v12:
## Mesh
module Mesh( 
  input         clock, 
  input  [7:0]  io_in_a_0_0, 
  input  [7:0]  io_in_a_1_0, 
  input  [7:0]  io_in_a_2_0, 
  input  [7:0]  io_in_a_3_0, 
  input  [7:0]  io_in_d_0_0, 
  input  [7:0]  io_in_d_1_0, 
  input  [7:0]  io_in_d_2_0, 
  input  [7:0]  io_in_d_3_0, 
  input  [15:0]  io_in_b_0_0, 
  input  [15:0]  io_in_b_1_0, 
  input  [15:0]  io_in_b_2_0, 
  input  [15:0]  io_in_b_3_0, 
  input         io_in_control_0_0_propagate, 
  input         io_in_control_1_0_propagate, 
  input         io_in_control_2_0_propagate, 
  input         io_in_control_3_0_propagate, 
  output reg [15:0] io_out_c_0_0, 
  output reg [15:0] io_out_c_1_0, 
  output reg [15:0] io_out_c_2_0, 
  output reg [15:0] io_out_c_3_0
 );
export LEC_CHECK = 0
export CAP_MARGIN = 20
export CORE_MARGIN = 2
export CORE_UTILIZATION = 72
export CTS_CLUSTER_SIZE = 79
export PLACE_DENSITY = 0.65
export SETUP_SLACK_MARGIN = -0.39
export SLEW_MARGIN = 20
create_clock -name core_clock -period 4.0 [get_ports {clock}]
run.sh (not shown) runs the stock make flow with config.mk's settings and CLKGATE_MAP_FILE=.
The flow for v12 finished, though final verification flagged negative setup slack.
Setup changes, v12 to v36
- a change of CORE_UTILIZATION from 72 to 40
- a change of PLACE_DENSITY from 0.65 to 0.6
- a deleted SETUP_SLACK_MARGIN that had been -0.39
- a deleted CTS_CLUSTER_SIZE that had been 79
- a change of the clock period (ns, I/O delays scaled along) from 4.0 to 5.2
## What came out
v36: flow completed, timing, DRC and antenna clean. Diff v36 and v12: die area lower in v12. Minimum clock period ended up 0.027 ns lower on v36 than on v12. v36 vs v12, launch point of the critical path: _T_76_0[7] vs _T_3_0[6]. Against v12, v36 reports a arrival time at the worst endpoint that is higher.
--- input diff v36..v33 ---
- the clock period (ns, I/O delays scaled along): 5.2 -> 5.07
From v36 to v33 the numbers moved as follows: final layout net count went up, detailed-placement wirelength estimate picked up an extra 1.4 mm, global-route usage climbed 0.20 points, final-layout clock-cell area share ~0 delta.
v33 has completed all stages; timing, DRC and antenna checks passed.
--- input diff v33..v34 ---
- CORE_UTILIZATION now 72, was 40
- ABC_AREA now 1, previously not set
- the clock period (ns, I/O delays scaled along) now 2.05, was 5.07
Notes after the runs:
v33 ended with every stage complete and zero timing, DRC or antenna violations.
v34: it failed during global routing, and the tool reported GRT-0232.
Post-synth design cell area: v34 higher than v33
Summary: with v33 as the reference, total nets after synthesis in v34 moved up by more than a quarter.
| detailed placer's ending HPWL | v34 vs v33 | worse |
The die area in v34 was lower than what v33 gave.

--- another note on this design; it stands on its own ---

==> try-umber <==
==> flow/design.v (excerpt) <==
module Mesh( 
  input         clock, 
  input  [7:0]  io_in_a_0_0, 
  input  [7:0]  io_in_a_1_0, 
  input  [7:0]  io_in_a_2_0, 
  input  [7:0]  io_in_a_3_0, 
  input  [7:0]  io_in_d_0_0, 
  input  [7:0]  io_in_d_1_0, 
  input  [7:0]  io_in_d_2_0, 
  input  [7:0]  io_in_d_3_0, 
  input  [15:0]  io_in_b_0_0, 
  input  [15:0]  io_in_b_1_0, 
  input  [15:0]  io_in_b_2_0, 
  input  [15:0]  io_in_b_3_0, 
  input         io_in_control_0_0_propagate, 
  input         io_in_control_1_0_propagate, 
  input         io_in_control_2_0_propagate, 
  input         io_in_control_3_0_propagate, 
  output reg [15:0] io_out_c_0_0, 
  output reg [15:0] io_out_c_1_0, 
  output reg [15:0] io_out_c_2_0, 
  output reg [15:0] io_out_c_3_0
 );
  wire  mesh_0_0_clock; 		  			
  wire [7:0] mesh_0_0_io_in_a_0;  			
  wire [7:0] mesh_0_0_io_in_b_0; 			
  wire [15:0] mesh_0_0_io_in_d_0; 			
  wire  mesh_0_0_io_in_control_0_propagate; 
  wire [7:0] mesh_0_0_io_out_a_0; 			
  wire [15:0] mesh_0_0_io_out_c_0;			
  wire [7:0] mesh_0_0_io_out_b_0;			
  wire  mesh_0_0_io_out_control_0_propagate;
  wire  mesh_0_1_clock; 
  wire [7:0] mesh_0_1_io_in_a_0; 
  wire [7:0] mesh_0_1_io_in_b_0;
  ...
Settings: LEC_CHECK=0, CAP_MARGIN=20, CELL_PAD_IN_SITES_GLOBAL_PLACEMENT=2, CORE_MARGIN=2, CORE_UTILIZATION=40, CTS_CLUSTER_DIAMETER=64, GPL_TIMING_DRIVEN=0, PLACE_DENSITY=0.6, SLEW_MARGIN=20; clock period 5.2 ns.
run.sh (not shown) runs the stock make flow with config.mk's settings and CLKGATE_MAP_FILE=.
==> try-tundra (differences from try-umber) <==
==> flow/config.mk (replaced) <==
export PLATFORM = sky130hd
export DESIGN_NAME = Mesh
export DESIGN_NICKNAME = Mesh
export VERILOG_FILES = /design/flow/design.v
export SDC_FILE = /design/flow/constraint.sdc
export NUM_CORES = 4
export LEC_CHECK = 0
export CAP_MARGIN = 20
export CORE_MARGIN = 2
export CORE_UTILIZATION = 65
export SETUP_SLACK_MARGIN = 0.83
export SLEW_MARGIN = 20
==> flow/constraint.sdc (replaced) <==
create_clock -name core_clock -period 3.52 [get_ports {clock}]
set_input_delay 0.7040 -clock core_clock [delete_from_list [all_inputs] [get_ports {clock}]]
set_output_delay 0.7040 -clock core_clock [all_outputs]
set_load 0.01 [all_outputs]
==> impl_results.rst <==
Implementation results
======================

.. list-table::
   :header-rows: 1

   * - Metric
     - Value
   * - Outcome
     - failed layout checks
   * - Reasons for failing layout checks
     - setup timing
   * - Sequential portion of the cell area
     - 0.2118
   * - Met2 GRT Util
     - 0.5020
   * - Fin worst setup slack
     - -1.220 ns
   * - Final setup viols
     - around 350
   * - Max Used Layer
     - met5
   * - DRC violation total after the first TritonRoute iteration
     - 3,600
   * - Start point of the critical path
     - _T_239
the above is filed under try-tundra

==> impl_results.rst <==
Implementation results
======================

.. list-table::
   :header-rows: 1

   * - Metric
     - Value
   * - Outcome
     - finished clean
   * - Max Used Layer
     - met4
   * - Sequential portion of the cell area
     - 0.2387
   * - Start point of the critical path
     - _T_242
   * - Final setup viols
     - 0
the above is filed under try-umber

